`flow/run.sh`:
```
#!/bin/bash
# the make line also repeats each setting of config.mk as NAME=value (left out here)
make -C /OpenROAD-flow-scripts/flow DESIGN_CONFIG=/design/flow/config.mk WORK_HOME=/design/flow/orfs CLKGATE_MAP_FILE= finish
```
`flow/config.mk`:
```
export PLATFORM = sky130hd
export DESIGN_NAME = bldc_esc
export DESIGN_NICKNAME = bldc_esc
export VERILOG_FILES = /design/flow/design.v
export SDC_FILE = /design/flow/constraint.sdc
export NUM_CORES = 4
export LEC_CHECK = 0
export ABC_AREA = 1
export CAP_MARGIN = 20
export CORE_MARGIN = 2
export CORE_UTILIZATION = 72
export CTS_CLUSTER_SIZE = 41
export PLACE_DENSITY = 0.35
export SLEW_MARGIN = 20
```
`flow/constraint.sdc`:
```
create_clock -name core_clock -period 5.07 [get_ports {clk}]
set_input_delay 1.0140 -clock core_clock [delete_from_list [all_inputs] [get_ports {clk}]]
set_output_delay 1.0140 -clock core_clock [all_outputs]
set_load 0.01 [all_outputs]
```
`flow/design.v`:
```
module bldc_esc #(parameter DATA_WIDTH = 16,parameter debounce = 3)(
  input clk,              		 
  input reset,            		 
  input pwm_en,						 
  input encoder_a,  				 
  input encoder_b,  				 
  input [DATA_WIDTH-1:0] pwm_period,	 
  input [DATA_WIDTH-1:0] period_reference,	 
  input [DATA_WIDTH-1:0] Kp_ext, 
  input [DATA_WIDTH-1:0] Ki_ext, 
  input [DATA_WIDTH-1:0] Kd_ext, 
  input override_internal_pid,		 
  output reg motor_positive,   		 
  output reg motor_negative 			 
);
  reg motor_pwm;
  reg [DATA_WIDTH-1:0] pwm_counter;
  reg [DATA_WIDTH-1:0] pwm_duty_cycle;
  reg [1:0]encoder_state;
  reg [1:0]prev_encoder_state;
  reg [1:0]pwm_direction;
  reg [DATA_WIDTH-1:0] period_speed ; 
  reg [DATA_WIDTH-1:0] speed_ctr;
  reg [DATA_WIDTH-1:0] Kp ;
  reg [DATA_WIDTH-1:0] Ki ;
  reg [DATA_WIDTH-1:0] Kd ;
  reg signed[DATA_WIDTH-1:0] error;
  reg signed[(DATA_WIDTH)-1:0] integral;
  reg signed[DATA_WIDTH-1:0] derivative;
  reg signed [(DATA_WIDTH)-1:0] pid_output;
  reg signed[DATA_WIDTH-1:0] previous_error;
  reg [2:0] encoder_a_shift_reg;
  reg encoder_a_reg;
  reg [2:0] encoder_b_shift_reg;
  reg encoder_b_reg;
 always @(posedge clk or posedge reset) begin
    if (reset) begin
        integral <= 16'b0;
        pwm_counter <= {DATA_WIDTH{1'b0}};
        encoder_state <= 2'b0;
        prev_encoder_state <= 2'b0;
        pwm_direction<=2'b00;
        motor_positive<=1'b0;
        motor_negative<=1'b0;
        Kp <= 16'd1;
        Ki <= 16'd0;
        Kd <= 16'd0;
        speed_ctr<={DATA_WIDTH{1'b0}};
        previous_error <= {DATA_WIDTH{1'b0}};
        error<=8'b0;
        period_speed <= 16'b0;
        pid_output <= 16'b0;
        derivative <= 16'b0;
        pwm_duty_cycle <= 16'b0;
        motor_pwm <= 1'b0;
        encoder_a_shift_reg <= 3'b0;
        encoder_a_reg <= 1'b0;
        encoder_b_shift_reg <= 3'b0;
        encoder_b_reg <= 1'b0;
    end 
    else begin
        encoder_a_shift_reg <= {encoder_a_shift_reg[debounce-2:0],encoder_a};
        if (encoder_a_shift_reg == {debounce{1'b0}} || encoder_a_shift_reg == {debounce{1'b1}})begin
            encoder_a_reg <= encoder_a_shift_reg[0];
        end
        encoder_b_shift_reg <= {encoder_b_shift_reg[debounce-2:0],encoder_b};
        if (encoder_b_shift_reg == {debounce{1'b0}} || encoder_b_shift_reg == {debounce{1'b1}})begin
            encoder_b_reg <= encoder_b_shift_reg[0];
        end
        pid_output <= Kp * error + Ki * integral + Kd * derivative;	 
        if(pid_output<1) begin			 
			pwm_duty_cycle<=pwm_period;
		end 
		else if (pid_output>pwm_period) begin	 
			pwm_duty_cycle<=1;
		end 
		else begin
			pwm_duty_cycle<= pid_output;	 
		end
        derivative <= error - previous_error;
        if (integral + error > 2047) begin  
            integral <= 2047;  
        end 
        else if (integral + error < -2048) begin
            integral <= -2048; 
        end 
        else begin
            integral <= integral + error;  
        end
        previous_error<=error;
        error <= period_reference - period_speed;
        motor_pwm <= (pwm_counter < pwm_duty_cycle) & pwm_en;  
        if (pwm_counter == pwm_period) begin
            pwm_counter <= 16'd0;
        end
        else begin
            pwm_counter <= pwm_counter + 1;
        end
        encoder_state <= {encoder_a_reg, encoder_b_reg};
        prev_encoder_state <= encoder_state;
        case ({encoder_state, prev_encoder_state})
            4'b0100, 4'b1101,4'b1011: begin 
                pwm_direction<=2'b10;
            end
            4'b1000,4'b1110,4'b0111: begin 
                pwm_direction<=2'b01;
            end
            4'b1100, 4'b0011, 4'b1001,4'b0110: begin 
                pwm_direction<=2'b00;
            end
            default: begin
                pwm_direction<=pwm_direction; 
            end
        endcase
        if(pwm_en==1'b0)begin
            motor_positive<=1'b0;
            motor_negative<=1'b0;
		end 
		else begin
            case(pwm_direction)
                2'b00: begin
      				if(period_reference>32767) begin  
						motor_positive<=1'b0;
						motor_negative<=motor_pwm;
					end
					else begin
						motor_positive<=motor_pwm;
						motor_negative<=1'b0;
					end
                end 
                2'b01:begin
                    motor_positive<=1'b0;
                    motor_negative<=motor_pwm;
                end
                2'b10:begin
                    motor_positive<=motor_pwm;
                    motor_negative<=1'b0;
                end
                default: begin
                    motor_positive <= 1'b0;
                    motor_negative <= 1'b0;
                end
            endcase
        end
		if(override_internal_pid) begin
			Kp<=Kp_ext;
			Ki<=Ki_ext;
			Kd<=Kd_ext;
		end 
		else begin
			Kp<=Kp;
			Ki<=Ki;
			Kd<=Kd;
		end
      if((prev_encoder_state[0]==1'b0 && encoder_a_reg==1'b1) || speed_ctr==16'h00ff) begin
            period_speed<=speed_ctr;
            speed_ctr<={DATA_WIDTH{1'b0}};
        end else begin
            speed_ctr<=speed_ctr+1;
        end
    end
 end
endmodule
```
==> run notes, run 1 <==
- Critical path destination: pid_output[15]
- Worst Reg-to-Reg Cells: 25
- Largest cells by area: sky130_fd_sc_hd__fa_1, sky130_fd_sc_hd__dfrtp_1, sky130_fd_sc_hd__inv_1
- Worst setup SP type: register
- slew margin rel.: 0.3911
- weighted congestion reported at the end of routability-driven placement: 0.9611
- flip-flops with a built-in enable: 0
- Die Y: 186.1 um
- maximum number of pins on one net before global-route repair: 87
- detailed-route wire length: 69380 um
- combined area of all synthesized cells: 23880 um2
- final sum of negative setup slack: -14.30 ns
- share of synthesized cell area in and-or and or-and compound cells: 0.04422
- xor/xnor share of the synthesized area: 0.04318
- area occupied by multi-input gates: 15530 um2
- clock-pin slew on the worst setup and hold paths: 0.07 ns
- Hold WS: 0.3766 ns
- maximum fanout encountered on the critical timing path: 5
- total count of max-transition violations in the final report: 0
- part of the Yosys area used for sequential elements: 0.2202
- timing-limited maximum frequency: 146.2 MHz
- share of async-settable or async-resettable flops after synthesis: 1.000
- Hold Fails Final Rpt: 0
- overall chip area: 34640 um2
- number of buffers inserted during clock tree synthesis: 24
- HPWL after detailed placement: 49770 um
- result of the run: finished with violations
- final worst setup slack: -1.770 ns
- CP peak stage delay: 0.55 ns
- signed area change from the synthesized netlist to the final layout: 19.32%
- final worst clock skew: 0.01663 ns
- clock insertion delay at the later pin of the skew report: 0.57 ns
- slew at the pin closest to its max-slew limit: 0.9104 ns
- Reg2Reg Launch Point: Kp[4]
- Failed Checks: negative setup slack
- clock tree from TritonCTS: yes
- met3 capacity usage during global routing: 0.07533
- period utilization: 1.349
- Setup crit start: Kp[4]
- layer with the highest usage: met2
- chip area line of the yosys report: 23880 um2
- die extent in x: 186.1 um
- number of H-tree levels: 1
- Final Net Count: 3805
- placeable core region: 32620 um2
- met2 Use GR: 0.6677
- share of synthesized cell area in and, or, nand and nor gates: 0.1598
- Crit path depth: 25
- post-synthesis instance total: 2934
- Yosys warning count: 1
- register cell area after layout: 5288 um2
- number of antenna violations at the first check in global routing: 0
- total number of vias: 20.59k
- Diodes inserted: 0
- global-route usage over all layers: 0.3993
- worst hold-check path type: reg2reg
- area fraction in mux cells: 0.02311
- IO Port Bufs: 87
- wire length of the first global-routing pass: 106300 um
- category of the most critical setup path: reg2reg
- via count normalized by instance count: 5.606
- DRC errors left: 0
- I/O pin total: 88
- share of the core filled by cells before placement: 0.7321
- critical hold path startpoint: encoder_b_reg
- Clock Tree Buf Depth: 3
- met1 track demand over resource: 0.5090
- yosys cell count: 2934
- syn_nets: 3526
- vias in the first global route: 21.30k
- final critical path time including I/O delays and setup: 6.840 ns
- cell repeated most along the worst path: sky130_fd_sc_hd__fa_1
- number of clock sinks: 210
- utilization of the core after routing: 0.8735
- fraction of synthesized cell area taken by the top area cell type: 0.2440
- mean instance size in the synthesized netlist: 8.139 um2
- cell type group with the largest total delay on the critical path: adder cells
- placed instance area: 26740 um2
- Top FF cell, synth: sky130_fd_sc_hd__dfrtp_1
- DR iter-0 viols: 1860
- # fillers: 1648
- RR Endpoint: pid_output[15]
- Main logic family: adder cells
- average detailed-routed wire length per instance: 18.89 um
- Seq cells post-synth: 210
- commonest cells in the netlist: sky130_fd_sc_hd__inv_1, sky130_fd_sc_hd__nand2_1, sky130_fd_sc_hd__fa_1
- cell total after placement: 3583
- Synth area leader: sky130_fd_sc_hd__fa_1
- slowest cell on the critical path: sky130_fd_sc_hd__fa_2
- Placement Setup Slack: -1.772 ns
- tally of OpenROAD warnings: 32
- post-layout instance area: 28490 um2
- grt ovf: 0
- signal arrival time at the worst endpoint: 7.30 ns
- count of placed standard cells in the final layout, fillers left out: 3673
- post-synthesis adder-cell area fraction: 0.3566
- detailed-routing iteration count for the pre-antenna-repair pass: 6
- synth unique cells: 60
- data required time of the worst path: 5.53 ns
- RSZ-0062 raised after global routing: yes
- Buffers & Inverters on Critical Path: 10
- library cell with the highest instance count after synthesis: sky130_fd_sc_hd__inv_1
- register-to-register setup slack: -1.77 ns
- clock root buffer master: sky130_fd_sc_hd__clkbuf_16
- number of antenna-violating nets in the routed design: 0
- # setup viols final: 11
- number of max-capacitance violations reported: 0
- destination of the worst hold path: encoder_state[0]
- kind of capture point of the worst setup path: register
- placement row count: 66
- count of cells along the worst hold path: 0
[metal layers]
metal / part of all wire / up-vias / routed length (um)
met5: 0 / - / 0
li1: - / 9144 / -
met2: 0.47 / 1153 / 32940
met3: 0.089 / 367 / 6185
met4: 0.063 / 0 / 4373
met1: 0.37 / 9926 / 25880
[final cells by class]
class | count | area share
multi-input cells | 1765 | 0.5451
flip-flops and latches | 210 | 0.1856
inverters | 874 | 0.1153
repair buffers | 338 | 0.1037
clock buffers | 28 | 0.02301
well taps | 442 | 0.01941
clock inverters | 16 | 0.007861
[timing repair]
action                                  CTS  global route
endpoints found under the setup margin   12            12
pin swaps                                52            54
buffers inserted                         28            19
hold buffers                              0             0
gates resized                            82            72
==> run 2: changes to the inputs <==
- ABC_AREA: 1 -> not set
- CTS_CLUSTER_SIZE: 41 -> 72
- PLACE_DENSITY: 0.35 -> not set
- PLACE_DENSITY_LB_ADDON: not set -> 0.0
- SETUP_SLACK_MARGIN: not set -> 1.78
- clock period: 5.07 -> 6.17 ns (I/O delays scaled with it)
==> run 2 against run 1 <==
The layout still fails its checks (negative setup slack). Register-to-register slack gained 1.1 ns. Critical path depth fell by 1. Cell count shrank 17%. Sequential share of layout area up 0.87 points. Final area is 4.4% lower. Critical endpoint unchanged.
==> run notes, run 2 <==
- Main logic family: adder cells
- number of antenna-violating nets in the routed design: 0, unchanged
- Yosys warning count: 1, unchanged
- Worst setup SP type: register
- destination of the worst hold path: encoder_b_shift_reg[1]
- synth unique cells: 60, unchanged
- share of the core filled by cells before placement: 0.7266, -0.005474
- slowest cell on the critical path: sky130_fd_sc_hd__fa_1
- flip-flops with a built-in enable: 0, unchanged
- mean instance size in the synthesized netlist: 9.624 um2, +18%
- die extent in x: 181.8 um, -2.3%
- I/O pin total: 88, unchanged
- count of cells along the worst hold path: 0, unchanged
- global-route usage over all layers: 0.4074, +0.008084
- Critical path destination: pid_output[15]
- final worst setup slack: -0.6199 ns, +1.150 ns
- IO Port Bufs: 87, unchanged
- utilization of the core after routing: 0.8697, -0.003844
- Die Y: 181.8 um, -2.3%
- share of synthesized cell area in and, or, nand and nor gates: 0.1512, -0.008519
- clock-pin slew on the worst setup and hold paths: 0.07 ns, about the same
- kind of capture point of the worst setup path: register
- via count normalized by instance count: 5.955, +6.2%
- Hold Fails Final Rpt: 0, unchanged
- worst hold-check path type: reg2reg
- data required time of the worst path: 6.65 ns, +1.12 ns
- placed instance area: 25540 um2, -4.5%
- result of the run: finished with violations
- average detailed-routed wire length per instance: 22.46 um, +19%
- Top FF cell, synth: sky130_fd_sc_hd__dfrtp_1
- signal arrival time at the worst endpoint: 7.27 ns, -0.03 ns
- post-synthesis adder-cell area fraction: 0.3743, +0.01769
- CP peak stage delay: 0.55 ns, about the same
- number of clock sinks: 210, unchanged
- total number of vias: 18.23k, -11%
- weighted congestion reported at the end of routability-driven placement: 0.9966, +3.7%
- layer with the highest usage: met2
- Synth area leader: sky130_fd_sc_hd__fa_1
- area fraction in mux cells: 0.02475, +0.001641
- number of H-tree levels: 1, unchanged
- met2 Use GR: 0.6624, -0.005283
- DRC errors left: 0, unchanged
- critical hold path startpoint: encoder_b_shift_reg[0]
- slew margin rel.: 0.4244, +0.03330
- # setup viols final: 8, -3
- Final Net Count: 3232, -15%
- cell type group with the largest total delay on the critical path: adder cells
- clock root buffer master: sky130_fd_sc_hd__clkbuf_16
- Worst Reg-to-Reg Cells: 24, -4.0%
- chip area line of the yosys report: 22750 um2, -4.7%
- HPWL after detailed placement: 49160 um, -1.2%
- vias in the first global route: 19.49k, -8.5%
- Reg2Reg Launch Point: Kd[2]
- xor/xnor share of the synthesized area: 0.07045, +0.02728
- share of async-settable or async-resettable flops after synthesis: 1.000, unchanged
- cts hold-fix bufs: 0, unchanged
- Setup crit start: Kd[2]
- tally of OpenROAD warnings: 31, -3.1%
- timing-limited maximum frequency: 147.3 MHz, +0.74%
- post-synthesis instance total: 2364, -19%
- number of antenna violations at the first check in global routing: 3, +3
- RR Endpoint: pid_output[15]
- Crit path depth: 24, -4.0%
- category of the most critical setup path: reg2reg
- ordered list of cells on the worst path: buf_6 -> and2_4 -> fa_2 -> fa_1 -> inv_2 -> fa_1 -> inv_2 -> ha_4 -> fa_1 -> fa_1 -> fa_1 -> fa_1 -> inv_2 -> fa_1 -> inv_2 -> ha_4 -> inv_4 -> o21bai_4 -> a21oi_4 -> o21bai_4 -> a21oi_4 -> o21ai_2 -> o41ai_2 -> xnor2_1
- maximum fanout encountered on the critical timing path: 6, +1
- Buffers & Inverters on Critical Path: 6, -4
- slew at the pin closest to its max-slew limit: 0.8417 ns, -0.06876 ns
- clock insertion delay at the later pin of the skew report: 0.57 ns, about the same
- cell repeated most along the worst path: sky130_fd_sc_hd__fa_1
- number of max-capacitance violations reported: 0, unchanged
- commonest cells in the netlist: sky130_fd_sc_hd__inv_1, sky130_fd_sc_hd__fa_1, sky130_fd_sc_hd__and2_1
- Largest cells by area: sky130_fd_sc_hd__fa_1, sky130_fd_sc_hd__dfrtp_1, sky130_fd_sc_hd__ha_1
- clock tree from TritonCTS: yes
- Seq cells post-synth: 210, unchanged
- final critical path time including I/O delays and setup: 6.790 ns, -0.04995 ns
- Failed Checks: negative setup slack
- total count of max-transition violations in the final report: 0, unchanged
- wire length of the first global-routing pass: 102700 um, -3.4%
- post-layout instance area: 27230 um2, -4.4%
- syn_nets: 2956, -16%
- signed area change from the synthesized netlist to the final layout: 19.69%
- number of buffers inserted during clock tree synthesis: 24, unchanged
- library cell with the highest instance count after synthesis: sky130_fd_sc_hd__inv_1
- placement row count: 65, -1.5%
- part of the Yosys area used for sequential elements: 0.2311, +0.01092
- Clock Tree Buf Depth: 3, unchanged
- final worst clock skew: 0.03223 ns, +0.01560 ns
- met3 capacity usage during global routing: 0.08664, +0.01131
- yosys cell count: 2364, -19%
- placeable core region: 31310 um2, -4.0%
- detailed-routing iteration count for the pre-antenna-repair pass: 5, -1
- overall chip area: 33040 um2, -4.6%
- combined area of all synthesized cells: 22750 um2, -4.7%
- register-to-register setup slack: -0.62 ns, +1.15 ns
- DR iter-0 viols: 1508, -19%
- RSZ-0062 raised after global routing: yes
- share of synthesized cell area in and-or and or-and compound cells: 0.05538, +0.01116
- maximum number of pins on one net before global-route repair: 145, +67%
- met1 track demand over resource: 0.5178, +0.008869
- period utilization: 1.100, -0.2486
- detailed-route wire length: 68750 um, -0.90%
- fraction of synthesized cell area taken by the top area cell type: 0.2561, +0.01210
- grt ovf: 0, unchanged
==> run 2: cell type report <==
cell class                      count  area, um2
Multi-Input combinational cell   1597      16010
Tap cell                          402      503.0
Timing Repair Buffer              315       2765
Clock inverter                      7      97.59
Inverter                          492       1856
Sequential cell                   210       5291
Antenna cell                        1      2.502
Clock buffer                       37      709.4
Fill cell                        1489       4081
==> run 2: per-layer routing <==
| metal | vias to the layer above | routed length, um |
|---|---|---|
| li1 | 7814 | - |
| met1 | 9019 | 25240 |
| met2 | 1041 | 32070 |
| met3 | 353 | 6445 |
| met4 | 2 | 4983 |
| met5 | - | 17 |
==> run 2: per-stage QoR <==
stage | std cells | setup TNS (ns) | worst slack [ns] | hold slack (ns)
floorplan | 2364 | -0.5069 | -0.2766 | 0.3537
global placement | 2977 | -2.207 | -0.4807 | 0.3664
detailed placement | 2977 | -3.186 | -0.6419 | 0.3648
CTS | 3051 | -2.109 | -0.4642 | 0.3789
global route | 3061 | -4.769 | -0.8793 | 0.4038
finish | 3061 | -3.236 | -0.6199 | 0.3785
==> run 2: repair_timing <==
item,CTS,global route
gates resized,106,47
pin swaps,74,55
setup buffers,30,9
endpoints found under the setup margin,13,24
==> run 3: changes to the inputs <==
- ABC_AREA: not set -> 1
- CAP_MARGIN: 20 -> 0
- CORE_UTILIZATION: 72 -> 67
- CTS_CLUSTER_SIZE: 72 -> not set
- GPL_TIMING_DRIVEN: not set -> 0
- MIN_ROUTING_LAYER: not set -> met2
- PLACE_DENSITY_LB_ADDON: 0.0 -> 0.29
- SETUP_SLACK_MARGIN: 1.78 -> not set
- SLEW_MARGIN: 20 -> 10
- TNS_END_PERCENT: not set -> 5
- clock period: 6.17 -> 4.71 ns (I/O delays scaled with it)
==> run 3 against run 2 <==
The layout still fails its checks (negative setup slack). Largest cell class unchanged. Area after synthesis grew 5.0%. Final area is essentially flat. Wire length shrank 6.6%.
==> run notes, run 3 <==
- Synth area leader: sky130_fd_sc_hd__fa_1
- number of antenna violations at the first check in global routing: 0, -3
- cts hold-fix bufs: 0, unchanged
- destination of the worst hold path: encoder_state[1]
- critical hold path startpoint: encoder_a_reg
- mean instance size in the synthesized netlist: 8.139 um2, -15%
- post-synthesis instance total: 2934, +24%
- count of cells along the worst hold path: 0, unchanged
- worst hold-check path type: reg2reg
- commonest cells in the netlist: sky130_fd_sc_hd__inv_1, sky130_fd_sc_hd__nand2_1, sky130_fd_sc_hd__fa_1
- Setup crit start: integral[3]
- cell repeated most along the worst path: sky130_fd_sc_hd__fa_1
- global-route usage over all layers: 0.5359, +0.1285
- chip area line of the yosys report: 23880 um2, +5.0%
- Crit path depth: 22, -8.3%
- I/O pin total: 88, unchanged
- data required time of the worst path: 5.16 ns, -1.49 ns
- die extent in x: 192.8 um, +6.1%
- final worst clock skew: 0.01416 ns, -0.01808 ns
- Hold Fails Final Rpt: 0, unchanged
- part of the Yosys area used for sequential elements: 0.2202, -0.01092
- # setup viols final: 12, +4
- ordered list of cells on the worst path: clkbuf_4 -> nand2_1 -> fa_1 -> inv_1 -> fa_1 -> inv_1 -> fa_1 -> fa_1 -> fa_1 -> fa_1 -> fa_1 -> inv_1 -> fa_1 -> inv_2 -> fa_2 -> inv_2 -> ha_4 -> nand4_1 -> o311ai_4 -> inv_1 -> nand2_1 -> nand2_1
- clock insertion delay at the later pin of the skew report: 0.59 ns, +0.02 ns
- slowest cell on the critical path: sky130_fd_sc_hd__dfrtp_2
- slew at the pin closest to its max-slew limit: 1.185 ns, +0.3431 ns
- number of buffers inserted during clock tree synthesis: 25, +4.2%
- placeable core region: 35310 um2, +13%
- average detailed-routed wire length per instance: 18.00 um, -20%
- slew margin rel.: 0.2101, -0.2142
- number of antenna-violating nets in the routed design: 0, unchanged
- via count normalized by instance count: 7.353, +23%
- maximum fanout encountered on the critical timing path: 10, +4
- DRC errors left: 0, unchanged
- kind of capture point of the worst setup path: register
- clock tree from TritonCTS: yes
- Main logic family: adder cells
- HPWL after detailed placement: 48730 um, -0.88%
- Yosys warning count: 1, unchanged
- number of H-tree levels: 1, unchanged
- share of synthesized cell area in and, or, nand and nor gates: 0.1598, +0.008519
- detailed-routing iteration count for the pre-antenna-repair pass: 35, +30
- signed area change from the synthesized netlist to the final layout: 14.11%
- library cell with the highest instance count after synthesis: sky130_fd_sc_hd__inv_1
- utilization of the core after routing: 0.7717, -0.09796
- number of clock sinks: 210, unchanged
- detailed-route wire length: 64240 um, -6.6%
- tally of OpenROAD warnings: 29, -6.5%
- weighted congestion reported at the end of routability-driven placement: 0.9552, -4.2%
- Seq cells post-synth: 210, unchanged
- grt ovf: 0, unchanged
- combined area of all synthesized cells: 23880 um2, +5.0%
- Hold WS: 0.3750 ns, -0.003488 ns
- area fraction in mux cells: 0.02311, -0.001641
- syn_nets: 3526, +19%
- share of the core filled by cells before placement: 0.6763, -0.05032
- total number of vias: 26.24k, +44%
- signal arrival time at the worst endpoint: 7.53 ns, +0.26 ns
- xor/xnor share of the synthesized area: 0.04318, -0.02728
- period utilization: 1.502, +0.4012
- timing-limited maximum frequency: 141.4 MHz, -4.0%
- IO Port Bufs: 86, -1.1%
- clock-pin slew on the worst setup and hold paths: 0.07 ns, about the same
- total count of max-transition violations in the final report: 0, unchanged
- share of synthesized cell area in and-or and or-and compound cells: 0.04422, -0.01116
- Largest cells by area: sky130_fd_sc_hd__fa_1, sky130_fd_sc_hd__dfrtp_1, sky130_fd_sc_hd__inv_1
- synth unique cells: 60, unchanged
- Worst Reg-to-Reg Cells: 22, -8.3%
- vias in the first global route: 29.42k, +51%
- Worst setup SP type: register
- RSZ-0062 raised after global routing: yes
- CP peak stage delay: 0.57 ns, +0.02 ns
- Reg2Reg Launch Point: integral[3]
- register-to-register setup slack: -2.36 ns, -1.74 ns
- cell type group with the largest total delay on the critical path: adder cells
- final worst setup slack: -2.363 ns, -1.743 ns
- RR Endpoint: pid_output[15]
- placement row count: 69, +6.2%
- number of max-capacitance violations reported: 0, unchanged
- Top FF cell, synth: sky130_fd_sc_hd__dfrtp_1
- DR iter-0 viols: 6176, +310%
- final critical path time including I/O delays and setup: 7.073 ns, +0.2827 ns
- category of the most critical setup path: reg2reg
- # fillers: 2505, +68%
- clock root buffer master: sky130_fd_sc_hd__clkbuf_16
- Clock Tree Buf Depth: 3, unchanged
- Die Y: 192.8 um, +6.1%
- maximum number of pins on one net before global-route repair: 40, -72%
- fraction of synthesized cell area taken by the top area cell type: 0.2440, -0.01210
- Critical path destination: pid_output[15]
- yosys cell count: 2934, +24%
- overall chip area: 37170 um2, +12%
- post-synthesis adder-cell area fraction: 0.3566, -0.01769
- Final Net Count: 3680, +14%
- result of the run: finished with violations
- Buffers & Inverters on Critical Path: 7, +1
- Failed Checks: negative setup slack
- flip-flops with a built-in enable: 0, unchanged
- wire length of the first global-routing pass: 103000 um, +0.29%
- share of async-settable or async-resettable flops after synthesis: 1.000, unchanged
==> run 3: area by class of cell <==
type	instances	area, um2	share of cell area
well taps	461	576.8	0.02117
inverters	874	3284	0.1205
repair buffers	143	1400	0.05138
plain buffers	69	615.6	0.02259
flip-flops and latches	210	5305	0.1947
multi-input cells	1765	15220	0.5587
clock buffers	32	691.9	0.02539
clock inverters	13	146.4	0.005372
diodes	2	5.005	0.0001837
==> run 3: stage by stage <==
step	instance area, um2	instances	setup slack [ns]	setup TNS (ns)
after CTS	27120	3561	-2.139	-18.41
after detailed placement	25550	3487	-2.753	-24.96
after global routing	27240	3567	-2.484	-22.01
after global placement	25420	3481	-2.694	-109.05
final	27250	3569	-2.363	-19.91
after floorplan	23990	2934	-1.895	-15.74
==> run 3: repair_timing <==
item | 4_1_cts | 5_1_grt
gates cloned | 1 | 0
resized | 136 | 42
setup endpoints to repair | 12 | 12
setup buffers | 44 | 6
pin swaps | 44 | 27
==> run 3: per-layer routing <==
metal  global-route usage  vias up  share of wire
met5               0.2953        -          0.015
met4               0.1988       37           0.15
met3               0.6821     1199           0.37
met2               0.6075     6432           0.46
met1                    -     9720              0
li1                     -     8854              -
==> run 4: changes to the inputs <==
- CAP_MARGIN: 0 -> 20
- CORE_UTILIZATION: 67 -> 72
- CTS_CLUSTER_SIZE: not set -> 10
- GPL_TIMING_DRIVEN: 0 -> not set
- MIN_ROUTING_LAYER: met2 -> not set
- PLACE_DENSITY: not set -> 0.6
- PLACE_DENSITY_LB_ADDON: 0.29 -> not set
- SETUP_SLACK_MARGIN: not set -> 1.19
- SLEW_MARGIN: 10 -> 20
- TNS_END_PERCENT: 5 -> not set
- clock period: 4.71 -> 6.11 ns (I/O delays scaled with it)
==> run 4 against run 3 <==
Worst setup slack better by 1.6 ns. Global-route usage down 15 points. Critical path type unchanged. Register-to-register slack better by 1.6 ns. First-iteration DRC count is 73% lower. Cell count rose by 2.1%. The layout still fails its checks (negative setup slack). Sequential cell count unchanged.
==> run notes, run 4 <==
- Hold Fails Final Rpt: 0, unchanged
- number of antenna-violating nets in the routed design: 0, unchanged
- library cell with the highest instance count after synthesis: sky130_fd_sc_hd__inv_1
- Worst Reg-to-Reg Cells: 26, +18%
- critical hold path startpoint: encoder_a_reg
- detailed-route wire length: 64840 um, +0.95%
- Reg2Reg Launch Point: derivative[3]
- Main logic family: adder cells
- Synth area leader: sky130_fd_sc_hd__fa_1
- register-to-register setup slack: -0.75 ns, +1.61 ns
- Critical path destination: pid_output[13]
- Top FF cell, synth: sky130_fd_sc_hd__dfrtp_1
- number of clock sinks: 210, unchanged
- final worst setup slack: -0.7515 ns, +1.611 ns
- share of the core filled by cells before placement: 0.7321, +0.05580
- register cell area after layout: 5285 um2, -0.38%
- Clock Tree Buf Depth: 3, unchanged
- data required time of the worst path: 6.55 ns, +1.39 ns
- signal arrival time at the worst endpoint: 7.30 ns, -0.23 ns
- share of async-settable or async-resettable flops after synthesis: 1.000, unchanged
- Crit path depth: 26, +18%
- DR iter-0 viols: 1645, -73%
- share of synthesized cell area in and-or and or-and compound cells: 0.04422, unchanged
- number of antenna violations at the first check in global routing: 1, +1
- fraction of synthesized cell area taken by the top area cell type: 0.2440, unchanged
- weighted congestion reported at the end of routability-driven placement: 0.9723, +1.8%
- commonest cells in the netlist: sky130_fd_sc_hd__inv_1, sky130_fd_sc_hd__nand2_1, sky130_fd_sc_hd__fa_1
- destination of the worst hold path: encoder_state[1]
- tally of OpenROAD warnings: 33, +14%
- die extent in x: 186.1 um, -3.5%
- number of max-capacitance violations reported: 0, unchanged
- total number of vias: 19.95k, -24%
- post-synthesis adder-cell area fraction: 0.3566, unchanged
- grt ovf: 0, unchanged
- number of H-tree levels: 1, unchanged
- DRC errors left: 0, unchanged
- IO Port Bufs: 87, +1.2%
- timing-limited maximum frequency: 145.7 MHz, +3.1%
- chip area line of the yosys report: 23880 um2, unchanged
- count of cells along the worst hold path: 0, unchanged
- global-route usage over all layers: 0.3819, -0.1540
- vias in the first global route: 20.65k, -30%
- cell repeated most along the worst path: sky130_fd_sc_hd__fa_1
- synth unique cells: 60, unchanged
- CP peak stage delay: 0.62 ns, +0.05 ns
- slew at the pin closest to its max-slew limit: 0.8414 ns, -0.3434 ns
- I/O pin total: 88, unchanged
- mean instance size in the synthesized netlist: 8.139 um2, unchanged
- Largest cells by area: sky130_fd_sc_hd__fa_1, sky130_fd_sc_hd__dfrtp_1, sky130_fd_sc_hd__inv_1
- period utilization: 1.123, -0.3786
- slew margin rel.: 0.4391, +0.2289
- slowest cell on the critical path: sky130_fd_sc_hd__fa_1
- placed instance area: 26620 um2, +4.2%
- Final Net Count: 3776, +2.6%
- result of the run: finished with violations
- maximum fanout encountered on the critical timing path: 8, -2
- average detailed-routed wire length per instance: 17.79 um, -1.1%
- RSZ-0062 raised after global routing: yes
- flip-flops with a built-in enable: 0, unchanged
- part of the Yosys area used for sequential elements: 0.2202, unchanged
- HPWL after detailed placement: 49840 um, +2.3%
- wire length of the first global-routing pass: 102100 um, -0.82%
- area fraction in mux cells: 0.02311, unchanged
- post-synthesis instance total: 2934, unchanged
- Worst setup SP type: register
- final critical path time including I/O delays and setup: 6.861 ns, -0.2112 ns
- Diodes inserted: 0, -2
- placeable core region: 32620 um2, -7.6%
- share of synthesized cell area in and, or, nand and nor gates: 0.1598, unchanged
- xor/xnor share of the synthesized area: 0.04318, unchanged
- clock tree from TritonCTS: yes
- RR Endpoint: pid_output[13]
- final sum of negative setup slack: -3.918 ns, +16.00 ns
- maximum number of pins on one net before global-route repair: 126, +220%
- total count of max-transition violations in the final report: 0, unchanged
- # fillers: 1840, -27%
- kind of capture point of the worst setup path: register
- # setup viols final: 9, -3
- category of the most critical setup path: reg2reg
- signed area change from the synthesized netlist to the final layout: 17.36%
- Buffers & Inverters on Critical Path: 7, unchanged
- clock root buffer master: sky130_fd_sc_hd__clkbuf_16
- yosys cell count: 2934, unchanged
- clock insertion delay at the later pin of the skew report: 0.57 ns, -0.02 ns
- area occupied by multi-input gates: 15460 um2, +1.5%
- number of buffers inserted during clock tree synthesis: 26, +4.0%
- via count normalized by instance count: 5.474, -26%
- detailed-routing iteration count for the pre-antenna-repair pass: 6, -83%
- cell type group with the largest total delay on the critical path: adder cells
- final worst clock skew: 0.01340 ns, -0.0007575 ns
- Seq cells post-synth: 210, unchanged
- Setup crit start: derivative[3]
- post-layout instance area: 28030 um2, +2.9%
- placement row count: 66, -4.3%
- Failed Checks: negative setup slack
- combined area of all synthesized cells: 23880 um2, unchanged
- worst hold-check path type: reg2reg
- syn_nets: 3526, unchanged
- Yosys warning count: 1, unchanged
- overall chip area: 34640 um2, -6.8%
- clock-pin slew on the worst setup and hold paths: 0.06 ns, about the same
- Die Y: 186.1 um, -3.5%
run 4: cell type report:
class,instances,area share
clock inverters,4,0.001607
flip-flops and latches,210,0.1886
multi-input cells,1765,0.5516
inverters,874,0.1172
repair buffers,307,0.09487
clock buffers,42,0.02643
well taps,442,0.01973
run 4: timing repair:
action	4_1_cts	5_1_grt
endpoints found under the setup margin	12	12
hold buffers	0	0
resized	79	68
pin swaps	63	45
cloned	0	0
buffers inserted	17	8
endpoints found under the hold margin	0	0
run 4: metal layers:
layer  global-route usage  vias up  wire length (um)
li1                     -     9088                 -
met1               0.4907     9688             24910
met2               0.6421      952             31200
met3              0.07689      218              5623
met4               0.1471        2              3104
met5                    0        -                13
run 4: stage by stage:
step | cells | utilization | worst slack (ns) | hold slack [ns]
6_report | 3644 | 0.8592 | -0.7515 | 0.3771
5_1_grt | 3644 | 0.8592 | -0.8421 | 0.3871
4_1_cts | 3636 | 0.8509 | -0.5221 | 0.3794
3_5_place_dp | 3573 | 0.8160 | -0.7036 | 0.3589
3_3_place_gp | 3573 | 0.8160 | -0.5358 | 0.3641
2_1_floorplan | 2934 | - | -0.4480 | 0.3537
==> run 5: changes to the inputs <==
- CTS_CLUSTER_SIZE: 10 -> 100
- SETUP_SLACK_MARGIN: 1.19 -> not set
- TNS_END_PERCENT: not set -> 10
- clock period: 6.11 -> 5.0 ns (I/O delays scaled with it)
==> run 5 against run 4 <==
Still fails the layout checks on negative setup slack. Via count fell by 0.56%. Non-clock buffer count fell by 20. Wire length rose by 1.2%. Critical path type unchanged. Critical endpoint is now pid_output[15]. Clock skew rose by 0.026 ns. Highest routed layer is now met4. Final area fell by 1.1%. Cell count fell by 0.60%.
==> run notes, run 5 <==
- IO Port Bufs: 87, unchanged
- register-to-register setup slack: -1.81 ns, -1.05 ns
- Largest cells by area: sky130_fd_sc_hd__fa_1, sky130_fd_sc_hd__dfrtp_1, sky130_fd_sc_hd__inv_1
- fraction of synthesized cell area taken by the top area cell type: 0.2440, unchanged
- weighted congestion reported at the end of routability-driven placement: 0.9589, -1.4%
- slew at the pin closest to its max-slew limit: 0.8592 ns, +0.01781 ns
- average detailed-routed wire length per instance: 18.12 um, +1.8%
- share of synthesized cell area in and-or and or-and compound cells: 0.04422, unchanged
- mean instance size in the synthesized netlist: 8.139 um2, unchanged
- Setup crit start: Kd[9]
- # setup viols final: 12, +3
- period utilization: 1.361, +0.2381
- Top FF cell, synth: sky130_fd_sc_hd__dfrtp_1
- data required time of the worst path: 5.46 ns, -1.09 ns
- number of antenna-violating nets in the routed design: 0, unchanged
- chip area line of the yosys report: 23880 um2, unchanged
- RSZ-0062 raised after global routing: yes
- clock insertion delay at the later pin of the skew report: 0.57 ns, about the same
- tally of OpenROAD warnings: 31, -6.1%
- Worst Reg-to-Reg Cells: 23, -12%
- final worst setup slack: -1.805 ns, -1.054 ns
- overall chip area: 34640 um2, unchanged
- Worst setup SP type: register
- via count normalized by instance count: 5.477, about the same
- share of the core filled by cells before placement: 0.7321, unchanged
- Main logic family: adder cells
- Synth area leader: sky130_fd_sc_hd__fa_1
- library cell with the highest instance count after synthesis: sky130_fd_sc_hd__inv_1
- Clock Tree Buf Depth: 3, unchanged
- part of the Yosys area used for sequential elements: 0.2202, unchanged
- share of async-settable or async-resettable flops after synthesis: 1.000, unchanged
- signed area change from the synthesized netlist to the final layout: 16.02%
- number of antenna violations at the first check in global routing: 1, unchanged
- Buffers & Inverters on Critical Path: 8, +1
- HPWL after detailed placement: 51120 um, +2.6%
- cell repeated most along the worst path: sky130_fd_sc_hd__fa_1
- final worst clock skew: 0.03958 ns, +0.02619 ns
- I/O pin total: 88, unchanged
- post-synthesis instance total: 2934, unchanged
- kind of capture point of the worst setup path: register
- slew margin rel.: 0.4272, -0.01187
- Crit path depth: 23, -12%
- worst hold-check path type: reg2reg
- Critical path destination: pid_output[15]
- ordered list of cells on the worst path: buf_4 -> nand2_1 -> inv_1 -> fa_1 -> inv_1 -> fa_1 -> fa_1 -> fa_1 -> fa_1 -> inv_1 -> fa_1 -> fa_2 -> fa_1 -> inv_2 -> fa_1 -> inv_2 -> ha_4 -> nand4_1 -> o311ai_2 -> buf_4 -> inv_2 -> nand2_1 -> nand2_1
- total count of max-transition violations in the final report: 0, unchanged
- Failed Checks: negative setup slack
- count of cells along the worst hold path: 0, unchanged
- Final Net Count: 3754, -0.58%
- total number of vias: 19.84k, -0.56%
- global-route usage over all layers: 0.3927, +0.01080
- Yosys warning count: 1, unchanged
- clock-pin slew on the worst setup and hold paths: 0.07 ns, about the same
- clock tree from TritonCTS: yes
- clock root buffer master: sky130_fd_sc_hd__clkbuf_16
- detailed-route wire length: 65620 um, +1.2%
- vias in the first global route: 20.92k, +1.3%
- grt ovf: 0, unchanged
- syn_nets: 3526, unchanged
- commonest cells in the netlist: sky130_fd_sc_hd__inv_1, sky130_fd_sc_hd__nand2_1, sky130_fd_sc_hd__fa_1
- area fraction in mux cells: 0.02311, unchanged
- synth unique cells: 60, unchanged
- die extent in x: 186.1 um, unchanged
- flip-flops with a built-in enable: 0, unchanged
- wire length of the first global-routing pass: 104300 um, +2.1%
- Die Y: 186.1 um, unchanged
- DRC errors left: 0, unchanged
- maximum number of pins on one net before global-route repair: 78, -38%
- detailed-routing iteration count for the pre-antenna-repair pass: 6, unchanged
- final critical path time including I/O delays and setup: 6.805 ns, -0.05621 ns
- placement row count: 66, unchanged
- number of H-tree levels: 1, unchanged
- yosys cell count: 2934, unchanged
- combined area of all synthesized cells: 23880 um2, unchanged
- number of max-capacitance violations reported: 0, unchanged
- category of the most critical setup path: reg2reg
- critical hold path startpoint: encoder_a_reg
- maximum fanout encountered on the critical timing path: 6, -2
- Reg2Reg Launch Point: Kd[9]
- cell type group with the largest total delay on the critical path: adder cells
- xor/xnor share of the synthesized area: 0.04318, unchanged
- post-synthesis adder-cell area fraction: 0.3566, unchanged
- slowest cell on the critical path: sky130_fd_sc_hd__fa_1
- RR Endpoint: pid_output[15]
- share of synthesized cell area in and, or, nand and nor gates: 0.1598, unchanged
- cts hold-fix bufs: 0, unchanged
- CP peak stage delay: 0.65 ns, +0.03 ns
- DR iter-0 viols: 1495, -9.1%
- Seq cells post-synth: 210, unchanged
- signal arrival time at the worst endpoint: 7.27 ns, -0.03 ns
- utilization of the core after routing: 0.8493, -0.009858
- result of the run: finished with violations
- destination of the worst hold path: encoder_state[1]
- timing-limited maximum frequency: 146.9 MHz, +0.83%
- number of buffers inserted during clock tree synthesis: 24, -7.7%
- Hold Fails Final Rpt: 0, unchanged
- number of clock sinks: 210, unchanged
- placeable core region: 32620 um2, unchanged
==> run 5: per-stage QoR <==
stage / setup slack, ns / setup TNS, ns / hold slack [ns] / cells / cell area, um2
2_1_floorplan: -1.721 / -13.08 / 0.3537 / 2934 / 23890
3_3_place_gp: -1.736 / -15.31 / 0.3602 / 3567 / 26440
3_5_place_dp: -1.938 / -16.69 / 0.3645 / 3567 / 26440
4_1_cts: -1.704 / -14.28 / 0.3736 / 3620 / 27590
5_1_grt: -1.987 / -16.56 / 0.3935 / 3622 / 27700
6_report: -1.805 / -14.70 / 0.3744 / 3622 / 27700
==> run 5: timing repair <==
| action | in CTS | in global routing |
|---|---|---|
| setup buffers | 10 | 1 |
| hold endpoints to repair | 0 | 0 |
| resized | 51 | 29 |
| pin swaps | 28 | 27 |
| endpoints found under the setup margin | 12 | 12 |
==> run 5: cell type report <==
class / instances / area (um2)
multi-input combinational: 1765 / 15260
sequential: 210 / 5276
fill: 1848 / 4915
inverter: 874 / 3284
timing repair buffer: 287 / 2487
clock buffer: 29 / 659.4
tap: 442 / 553.0
clock inverter: 14 / 183.9
antenna: 1 / 2.502
==> run 5: layer usage <==
metal	wire length (um)	vias to the layer above	global-route usage
li1	-	9052	-
met1	25560	9608	0.5020
met2	31410	946	0.6635
met3	5435	231	0.06828
met4	3212	0	0.1672
met5	0	-	0
==> run 6: changes to the inputs <==
- ABC_AREA: 1 -> not set
- CORE_ASPECT_RATIO: not set -> 1.17
- CORE_UTILIZATION: 72 -> 57
- CTS_CLUSTER_DIAMETER: not set -> 65
- CTS_CLUSTER_SIZE: 100 -> not set
- MAX_ROUTING_LAYER: not set -> met5
- MIN_ROUTING_LAYER: not set -> met1
- PLACE_DENSITY: 0.6 -> not set
- SETUP_SLACK_MARGIN: not set -> 1.2
- TNS_END_PERCENT: 10 -> not set
- clock period: 5.0 -> 5.45 ns (I/O delays scaled with it)
==> run 6 against run 5 <==
Still fails the layout checks on negative setup slack. Synthesized cell count fell by 19%. Hold slack gained 0.012 ns. Global-route usage shrank 9.2 points. Die size rose by 20%. Sequential share of layout area up 0.17 points. First-iteration DRC count decreased by 56%. Via count shrank 16%. Wire length fell by 8.5%. Critical endpoint unchanged. Largest cell class unchanged. Highest routed layer unchanged.
==> run notes, run 6 <==
- Hold WS: 0.3860 ns, +0.01160 ns
- timing-limited maximum frequency: 150.1 MHz, +2.1%
- slowest cell on the critical path: sky130_fd_sc_hd__fa_1
- cts hold-fix bufs: 0, unchanged
- Die Y: 220.1 um, +18%
- period utilization: 1.223, -0.1383
- number of antenna-violating nets in the routed design: 0, unchanged
- post-layout instance area: 27490 um2, -0.76%
- share of the core filled by cells before placement: 0.5754, -0.1567
- critical hold path startpoint: encoder_b_shift_reg[0]
- Top FF cell, synth: sky130_fd_sc_hd__dfrtp_1
- syn_nets: 2956, -16%
- Failed Checks: negative setup slack
- signed area change from the synthesized netlist to the final layout: 20.85%
- tally of OpenROAD warnings: 34, +9.7%
- xor/xnor share of the synthesized area: 0.07045, +0.02728
- synth unique cells: 60, unchanged
- count of cells along the worst hold path: 0, unchanged
- count of placed standard cells in the final layout, fillers left out: 3193, -12%
- global-route usage over all layers: 0.3003, -0.09237
- clock root buffer master: sky130_fd_sc_hd__clkbuf_16
- clock tree from TritonCTS: yes
- Crit path depth: 25, +8.7%
- slew at the pin closest to its max-slew limit: 1.003 ns, +0.1436 ns
- final worst clock skew: 0.01604 ns, -0.02355 ns
- Yosys warning count: 1, unchanged
- weighted congestion reported at the end of routability-driven placement: 0.9447, -1.5%
- grt ovf: 0, unchanged
- Hold Fails Final Rpt: 0, unchanged
- detailed-route wire length: 60040 um, -8.5%
- clock insertion delay at the later pin of the skew report: 0.55 ns, -0.02 ns
- category of the most critical setup path: reg2reg
- met3 routed WL: 2897 um, -47%
- library cell with the highest instance count after synthesis: sky130_fd_sc_hd__inv_1
- number of H-tree levels: 1, unchanged
- CP peak stage delay: 0.54 ns, -0.11 ns
- total number of vias: 16.69k, -16%
- mean instance size in the synthesized netlist: 9.624 um2, +18%
- RR Endpoint: pid_output[15]
- IO Port Bufs: 87, unchanged
- register-to-register setup slack: -1.21 ns, +0.59 ns
- clock-pin slew on the worst setup and hold paths: 0.07 ns, about the same
- HPWL after detailed placement: 49170 um, -3.8%
- total count of max-transition violations in the final report: 0, unchanged
- Final Net Count: 3241, -14%
- placeable core region: 39540 um2, +21%
- die extent in x: 188.7 um, +1.4%
- Clock Tree Buf Depth: 3, unchanged
- post-synthesis adder-cell area fraction: 0.3743, +0.01769
- Worst setup SP type: register
- cell type group with the largest total delay on the critical path: adder cells
- average detailed-routed wire length per instance: 18.80 um, +3.8%
- DRC errors left: 0, unchanged
- final worst setup slack: -1.214 ns, +0.5915 ns
- worst hold-check path type: reg2reg
- Critical path destination: pid_output[15]
- signal arrival time at the worst endpoint: 7.14 ns, -0.13 ns
- combined area of all synthesized cells: 22750 um2, -4.7%
- cell total after placement: 3105, -13%
- kind of capture point of the worst setup path: register
- wire length on met2: 30030 um, -4.4%
- result of the run: finished with violations
- flip-flops with a built-in enable: 0, unchanged
- part of the Yosys area used for sequential elements: 0.2311, +0.01092
- destination of the worst hold path: encoder_b_shift_reg[1]
- wire length of the first global-routing pass: 95920 um, -8.0%
- Largest cells by area: sky130_fd_sc_hd__fa_1, sky130_fd_sc_hd__dfrtp_1, sky130_fd_sc_hd__ha_1
- slew margin rel.: 0.3315, -0.09572
- # setup viols final: 10, -2
- yosys cell count: 2364, -19%
- number of max-capacitance violations reported: 0, unchanged
- area fraction in mux cells: 0.02475, +0.001641
- maximum number of pins on one net before global-route repair: 161, +110%
- # fillers: 3131, +69%
- Reg2Reg Launch Point: error[3]
- share of synthesized cell area in and-or and or-and compound cells: 0.05538, +0.01116
- Worst Reg-to-Reg Cells: 25, +8.7%
- data required time of the worst path: 5.92 ns, +0.46 ns
- I/O pin total: 88, unchanged
- chip area line of the yosys report: 22750 um2, -4.7%
- vias in the first global route: 18.14k, -13%
- number of clock sinks: 210, unchanged
- Main logic family: adder cells
- top layer in use: met4
- Synth area leader: sky130_fd_sc_hd__fa_1
- Seq cells post-synth: 210, unchanged
- placed instance area: 25780 um2, -2.5%
- Buffers & Inverters on Critical Path: 8, unchanged
- DR iter-0 viols: 663, -56%
- final critical path time including I/O delays and setup: 6.664 ns, -0.1415 ns
- via count normalized by instance count: 5.228, -4.5%
- share of synthesized cell area in and, or, nand and nor gates: 0.1512, -0.008519
- RSZ-0062 raised after global routing: yes
- placement row count: 79, +20%
- cell repeated most along the worst path: sky130_fd_sc_hd__fa_1
- overall chip area: 41530 um2, +20%
- Setup crit start: error[3]
- fraction of synthesized cell area taken by the top area cell type: 0.2561, +0.01210
- Placement Setup Slack: -1.338 ns, +0.6001 ns
- maximum fanout encountered on the critical timing path: 4, -2
- number of buffers inserted during clock tree synthesis: 24, unchanged
- detailed-routing iteration count for the pre-antenna-repair pass: 5, -1
- M1 WL: 24440 um, -4.4%
- post-synthesis instance total: 2364, -19%
- number of antenna violations at the first check in global routing: 0, -1
- commonest cells in the netlist: sky130_fd_sc_hd__inv_1, sky130_fd_sc_hd__fa_1, sky130_fd_sc_hd__and2_1
- share of async-settable or async-resettable flops after synthesis: 1.000, unchanged
## run 6: timing repair
action	CTS	global route
pin swaps	44	46
endpoints found under the setup margin	17	20
buffers inserted	32	12
resized	92	53
## run 6: routing by layer
layer	track usage	up-vias
met4	0.1299	0
met5	0	-
li1	-	7856
met2	0.5200	361
met3	0.05080	123
met1	0.3728	8353
## run 6: metrics by stage
step	setup TNS, ns	utilization
after detailed placement	-9.863	0.6519
after global routing	-10.57	0.6953
after global placement	-9.172	0.6519
after CTS	-8.210	0.6873
after floorplan	-5.778	-
final	-8.657	0.6954
## run 6: cell type report
type | instances | area [um2] | area share
multi-input cells | 1597 | 15970 | 0.5810
flip-flops and latches | 210 | 5284 | 0.1922
repair buffers | 324 | 2905 | 0.1057
inverters | 492 | 1856 | 0.06749
clock buffers | 32 | 691.9 | 0.02517
well taps | 526 | 658.1 | 0.02394
clock inverters | 11 | 123.9 | 0.004505
diodes | 1 | 2.502 | 0.00009102
==> run 7: changes to the inputs <==
- CORE_ASPECT_RATIO: 1.17 -> not set
- CORE_UTILIZATION: 57 -> 70
- CTS_CLUSTER_DIAMETER: 65 -> not set
- MAX_ROUTING_LAYER: met5 -> not set
- MIN_ROUTING_LAYER: met1 -> not set
- PLACE_DENSITY: not set -> 0.6
- SETUP_SLACK_MARGIN: 1.2 -> not set
- clock period: 5.45 -> 6.24 ns (I/O delays scaled with it)
==> run 7 against run 6 <==
The layout still fails its checks (negative setup slack). Final area fell by 2.7%. Utilization up 13 points. Synthesized cell count stayed put. Sequential cell count did not move. Fmax down 2.1%. Critical path depth down 1.
==> run notes, run 7 <==
- maximum fanout encountered on the critical timing path: 5, +1
- share of synthesized cell area in and, or, nand and nor gates: 0.1512, unchanged
- number of max-capacitance violations reported: 0, unchanged
- Final Net Count: 3206, -1.1%
- category of the most critical setup path: reg2reg
- weighted congestion reported at the end of routability-driven placement: 0.9943, +5.3%
- ordered list of cells on the worst path: buf_12 -> and2_4 -> fa_1 -> inv_1 -> fa_1 -> fa_1 -> inv_1 -> fa_1 -> inv_2 -> fa_1 -> inv_1 -> fa_1 -> fa_1 -> fa_1 -> inv_2 -> fa_1 -> inv_2 -> ha_4 -> inv_4 -> o21bai_4 -> a21oi_4 -> o21ai_2 -> o41ai_2 -> xnor2_1
- share of the core filled by cells before placement: 0.7046, +0.1292
- global-route usage over all layers: 0.3744, +0.07410
- Buffers & Inverters on Critical Path: 8, unchanged
- final worst clock skew: 0.01172 ns, -0.004316 ns
- worst hold-check path type: reg2reg
- chip area line of the yosys report: 22750 um2, unchanged
- post-layout instance area: 26750 um2, -2.7%
- syn_nets: 2956, unchanged
- HPWL after detailed placement: 48370 um, -1.6%
- critical hold path startpoint: encoder_b_shift_reg[0]
- tally of OpenROAD warnings: 31, -8.8%
- data required time of the worst path: 6.72 ns, +0.80 ns
- Reg2Reg Launch Point: Kp[5]
- share of synthesized cell area in and-or and or-and compound cells: 0.05538, unchanged
- Crit path depth: 24, -4.0%
- via count normalized by instance count: 5.613, +7.4%
- number of clock sinks: 210, unchanged
- fraction of synthesized cell area taken by the top area cell type: 0.2561, unchanged
- mean instance size in the synthesized netlist: 9.624 um2, unchanged
- # setup viols final: 7, -3
- Hold WS: 0.3763 ns, -0.009724 ns
- area fraction in mux cells: 0.02475, unchanged
- share of async-settable or async-resettable flops after synthesis: 1.000, unchanged
- number of H-tree levels: 1, unchanged
- clock tree from TritonCTS: yes
- CP peak stage delay: 0.55 ns, about the same
- Worst Reg-to-Reg Cells: 24, -4.0%
- post-synthesis instance total: 2364, unchanged
- number of buffers inserted during clock tree synthesis: 24, unchanged
- placement row count: 66, -16%
- part of the Yosys area used for sequential elements: 0.2311, unchanged
- cts hold-fix bufs: 0, unchanged
- wire length of the first global-routing pass: 96810 um, +0.92%
- Main logic family: adder cells
- Critical path destination: pid_output[15]
- slew at the pin closest to its max-slew limit: 1.061 ns, +0.05856 ns
- Top FF cell, synth: sky130_fd_sc_hd__dfrtp_1
- number of antenna-violating nets in the routed design: 0, unchanged
- average detailed-routed wire length per instance: 19.91 um, +5.9%
- detailed-route wire length: 61230 um, +2.0%
- yosys cell count: 2364, unchanged
- final sum of negative setup slack: -2.690 ns, +5.967 ns
- maximum number of pins on one net before global-route repair: 81, -50%
- Worst setup SP type: register
- Synth area leader: sky130_fd_sc_hd__fa_1
- kind of capture point of the worst setup path: register
- DR iter-0 viols: 1156, +74%
- die extent in x: 184.3 um, -2.3%
- Hold Fails Final Rpt: 0, unchanged
- placed instance area: 25370 um2, -1.6%
- Yosys warning count: 1, unchanged
- period utilization: 1.091, -0.1322
- post-synthesis adder-cell area fraction: 0.3743, unchanged
- commonest cells in the netlist: sky130_fd_sc_hd__inv_1, sky130_fd_sc_hd__fa_1, sky130_fd_sc_hd__and2_1
- signal arrival time at the worst endpoint: 7.28 ns, +0.14 ns
- Die Y: 184.3 um, -16%
- placeable core region: 32290 um2, -18%
- destination of the worst hold path: encoder_b_shift_reg[1]
- RR Endpoint: pid_output[15]
- flip-flops with a built-in enable: 0, unchanged
- slowest cell on the critical path: sky130_fd_sc_hd__fa_1
- Clock Tree Buf Depth: 3, unchanged
- I/O pin total: 88, unchanged
- Setup crit start: Kp[5]
- DRC errors left: 0, unchanged
- RSZ-0062 raised after global routing: yes
- cell type group with the largest total delay on the critical path: adder cells
- register-to-register setup slack: -0.56 ns, +0.65 ns
- signed area change from the synthesized netlist to the final layout: 17.57%
- slew margin rel.: 0.2883, -0.04319
- clock insertion delay at the later pin of the skew report: 0.56 ns, about the same
- timing-limited maximum frequency: 147.0 MHz, -2.1%
- count of cells along the worst hold path: 0, unchanged
- synth unique cells: 60, unchanged
- Largest cells by area: sky130_fd_sc_hd__fa_1, sky130_fd_sc_hd__dfrtp_1, sky130_fd_sc_hd__ha_1
- Seq cells post-synth: 210, unchanged
- grt ovf: 0, unchanged
- total number of vias: 17.26k, +3.4%
- IO Port Bufs: 87, unchanged
- number of antenna violations at the first check in global routing: 2, +2
- final critical path time including I/O delays and setup: 6.805 ns, +0.1412 ns
- total count of max-transition violations in the final report: 0, unchanged
- overall chip area: 33960 um2, -18%
- final worst setup slack: -0.5650 ns, +0.6488 ns
- cell repeated most along the worst path: sky130_fd_sc_hd__fa_1
- clock root buffer master: sky130_fd_sc_hd__clkbuf_16
- xor/xnor share of the synthesized area: 0.07045, unchanged
- Failed Checks: negative setup slack
- detailed-routing iteration count for the pre-antenna-repair pass: 5, unchanged
- clock-pin slew on the worst setup and hold paths: 0.06 ns, about the same
- library cell with the highest instance count after synthesis: sky130_fd_sc_hd__inv_1
- result of the run: finished with violations
- combined area of all synthesized cells: 22750 um2, unchanged
- vias in the first global route: 18.74k, +3.3%
==> run 7: cell type report <==
cell class | count | area [um2]
inverters | 492 | 1853
clock buffers | 36 | 715.7
fillers | 1926 | 5542
repair buffers | 289 | 2504
diodes | 1 | 2.502
clock inverters | 8 | 150.1
multi-input cells | 1597 | 15680
well taps | 442 | 553.0
flip-flops and latches | 210 | 5286
==> run 7: repair_timing <==
| item | in CTS | in global routing |
|---|---|---|
| hold endpoints to repair | 0 | 0 |
| setup buffers | 26 | 9 |
| endpoints found under the setup margin | 8 | 9 |
| pin swaps | 17 | 28 |
| resized | 49 | 30 |
==> run 7: layer usage <==
| layer | global-route usage | routed length, um | vias up | part of all wire |
|---|---|---|---|---|
| met5 | 0.02519 | 114 | - | 0.0019 |
| met4 | 0.1446 | 2551 | 2 | 0.042 |
| met3 | 0.07489 | 4691 | 177 | 0.077 |
| met2 | 0.6121 | 29120 | 682 | 0.48 |
| met1 | 0.4945 | 24750 | 8630 | 0.40 |
| li1 | - | - | 7768 | - |
==> run 7: stage by stage <==
step | setup WS (ns) | cells | utilization
floorplan | -0.2066 | 2364 | -
global placement | -0.4069 | 2995 | 0.7857
detailed placement | -0.5702 | 2995 | 0.7857
CTS | -0.4945 | 3065 | 0.8228
global route | -0.7793 | 3074 | 0.8283
finish | -0.5650 | 3075 | 0.8284
==> run 8: changes to the inputs <==
- CELL_PAD_IN_SITES_DETAIL_PLACEMENT: not set -> 2
- CELL_PAD_IN_SITES_GLOBAL_PLACEMENT: not set -> 2
- CORE_UTILIZATION: 70 -> 40
- HOLD_SLACK_MARGIN: not set -> 0.12
- PLACE_DENSITY: 0.6 -> 0.72
- TNS_END_PERCENT: not set -> 30
- clock period: 6.24 -> 8.0 ns (I/O delays scaled with it)
==> run 8 against run 7 <==
Now clean on timing, DRC and antenna. First-iteration DRC count down 45%. Sequential cell count unchanged. Critical path depth down 2. Highest routed layer is now met4.
==> run notes, run 8 <==
- result of the run: complete, no violations
- flip-flops with a built-in enable: 0, unchanged
- clock insertion delay at the later pin of the skew report: 0.59 ns, +0.03 ns
- number of antenna-violating nets in the routed design: 0, unchanged
- Setup crit start: integral[1]
- period utilization: 0.9232, -0.1674
- final critical path time including I/O delays and setup: 7.385 ns, +0.5803 ns
- Worst Reg-to-Reg Cells: 22, -8.3%
- register-to-register setup slack: 0.61 ns, +1.18 ns
- number of H-tree levels: 1, unchanged
- area fraction in mux cells: 0.02475, unchanged
- Buffers & Inverters on Critical Path: 6, -2
- IO Port Bufs: 87, unchanged
- DR iter-0 viols: 631, -45%
- timing-limited maximum frequency: 135.4 MHz, -7.9%
- share of synthesized cell area in and-or and or-and compound cells: 0.05538, unchanged
- fraction of synthesized cell area taken by the top area cell type: 0.2561, unchanged
- clock tree from TritonCTS: yes
- slowest cell on the critical path: sky130_fd_sc_hd__dfrtp_1
- maximum fanout encountered on the critical timing path: 17, +12
- RSZ-0062 raised after global routing: no
- Seq cells post-synth: 210, unchanged
- chip area line of the yosys report: 22750 um2, unchanged
- placeable core region: 56280 um2, +74%
- signed area change from the synthesized netlist to the final layout: 12.01%
- Clock Tree Buf Depth: 3, unchanged
- Worst setup SP type: register
- cell repeated most along the worst path: sky130_fd_sc_hd__fa_1
- via count normalized by instance count: 5.096, -9.2%
- Crit path depth: 22, -8.3%
- mean instance size in the synthesized netlist: 9.624 um2, unchanged
- Main logic family: adder cells
- cts hold-fix bufs: 0, unchanged
- destination of the worst hold path: encoder_a_shift_reg[1]
- grt ovf: 0, unchanged
- die extent in x: 242.5 um, +32%
- number of buffers inserted during clock tree synthesis: 28, +17%
- signal arrival time at the worst endpoint: 7.88 ns, +0.60 ns
- tally of OpenROAD warnings: 29, -6.5%
- commonest cells in the netlist: sky130_fd_sc_hd__inv_1, sky130_fd_sc_hd__fa_1, sky130_fd_sc_hd__and2_1
- Hold Fails Final Rpt: 0, unchanged
- placement row count: 87, +32%
- I/O pin total: 88, unchanged
- overall chip area: 58800 um2, +73%
- clock-pin slew on the worst setup and hold paths: 0.06 ns, about the same
- buffer count from post-CTS setup fixing: 0, -100%
- ordered list of cells on the worst path: and2_1 -> fa_1 -> inv_1 -> fa_1 -> inv_1 -> fa_1 -> inv_1 -> fa_1 -> inv_1 -> fa_1 -> fa_1 -> fa_1 -> fa_1 -> inv_1 -> fa_1 -> inv_1 -> ha_1 -> and3_1 -> a21oi_1 -> o21ai_0 -> o41ai_1 -> xnor2_1
- total count of max-transition violations in the final report: 0, unchanged
- share of synthesized cell area in and, or, nand and nor gates: 0.1512, unchanged
- count of cells along the worst hold path: 0, unchanged
- yosys cell count: 2364, unchanged
- CP peak stage delay: 0.70 ns, +0.15 ns
- xor/xnor share of the synthesized area: 0.07045, unchanged
- category of the most critical setup path: reg2reg
- Final Net Count: 3033, -5.4%
- library cell with the highest instance count after synthesis: sky130_fd_sc_hd__inv_1
- # setup viols final: 0, -7
- Synth area leader: sky130_fd_sc_hd__fa_1
- data required time of the worst path: 8.50 ns, +1.78 ns
- Largest cells by area: sky130_fd_sc_hd__fa_1, sky130_fd_sc_hd__dfrtp_1, sky130_fd_sc_hd__ha_1
- clock root buffer master: sky130_fd_sc_hd__clkbuf_16
- kind of capture point of the worst setup path: register
- global-route usage over all layers: 0.2564, -0.1180
- detailed-routing iteration count for the pre-antenna-repair pass: 5, unchanged
- part of the Yosys area used for sequential elements: 0.2311, unchanged
- post-synthesis adder-cell area fraction: 0.3743, unchanged
- cell type group with the largest total delay on the critical path: adder cells
- Reg2Reg Launch Point: integral[1]
- critical hold path startpoint: encoder_a_shift_reg[0]
- worst hold-check path type: reg2reg
- total number of vias: 16.41k, -4.9%
- RR Endpoint: pid_output[15]
- share of async-settable or async-resettable flops after synthesis: 1.000, unchanged
- number of clock sinks: 210, unchanged
- Yosys warning count: 1, unchanged
- share of the core filled by cells before placement: 0.4043, -0.3003
- HPWL after detailed placement: 59190 um, +22%
- combined area of all synthesized cells: 22750 um2, unchanged
- number of max-capacitance violations reported: 0, unchanged
- synth unique cells: 60, unchanged
- post-synthesis instance total: 2364, unchanged
- maximum number of pins on one net before global-route repair: 108, +33%
- # fillers: 6042, +210%
- weighted congestion reported at the end of routability-driven placement: 0.9065, -8.8%
- number of antenna violations at the first check in global routing: 0, -2
- average detailed-routed wire length per instance: 22.45 um, +13%
- post-cts resize count: 0, -100%
- detailed-route wire length: 72320 um, +18%
- DRC errors left: 0, unchanged
- final worst clock skew: 0.02085 ns, +0.009129 ns
- Hold WS: 0.3843 ns, +0.008002 ns
[run 8: layer usage]
metal / track usage / up-vias / share of wire
li1: - / 7415 / -
met1: 0.3205 / 8734 / 0.42
met2: 0.4753 / 177 / 0.53
met3: 0.02083 / 87 / 0.023
met4: 0.06500 / 0 / 0.027
met5: 0 / - / 0
[run 8: layout make-up]
class / instances / area, um2 / share of cell area
Clock inverter: 14 / 165.2 / 0.006481
Antenna cell: 3 / 7.507 / 0.0002946
Tap cell: 756 / 945.9 / 0.03712
Clock buffer: 37 / 784.5 / 0.03079
Inverter: 492 / 1854 / 0.07277
Sequential cell: 210 / 5258 / 0.2063
Timing Repair Buffer: 112 / 1054 / 0.04134
Multi-Input combinational cell: 1597 / 15410 / 0.6049
[run 8: through the flow]
step | setup WS, ns | util | instances | cell area [um2]
2_1_floorplan | 0.6658 | - | 2364 | 22750
3_3_place_gp | 0.8237 | 0.4356 | 3167 | 24510
3_5_place_dp | 0.6129 | 0.4356 | 3167 | 24510
4_1_cts | 0.5868 | 0.4525 | 3218 | 25460
5_1_grt | 0.2343 | 0.4527 | 3218 | 25470
6_report | 0.6147 | 0.4528 | 3221 | 25480
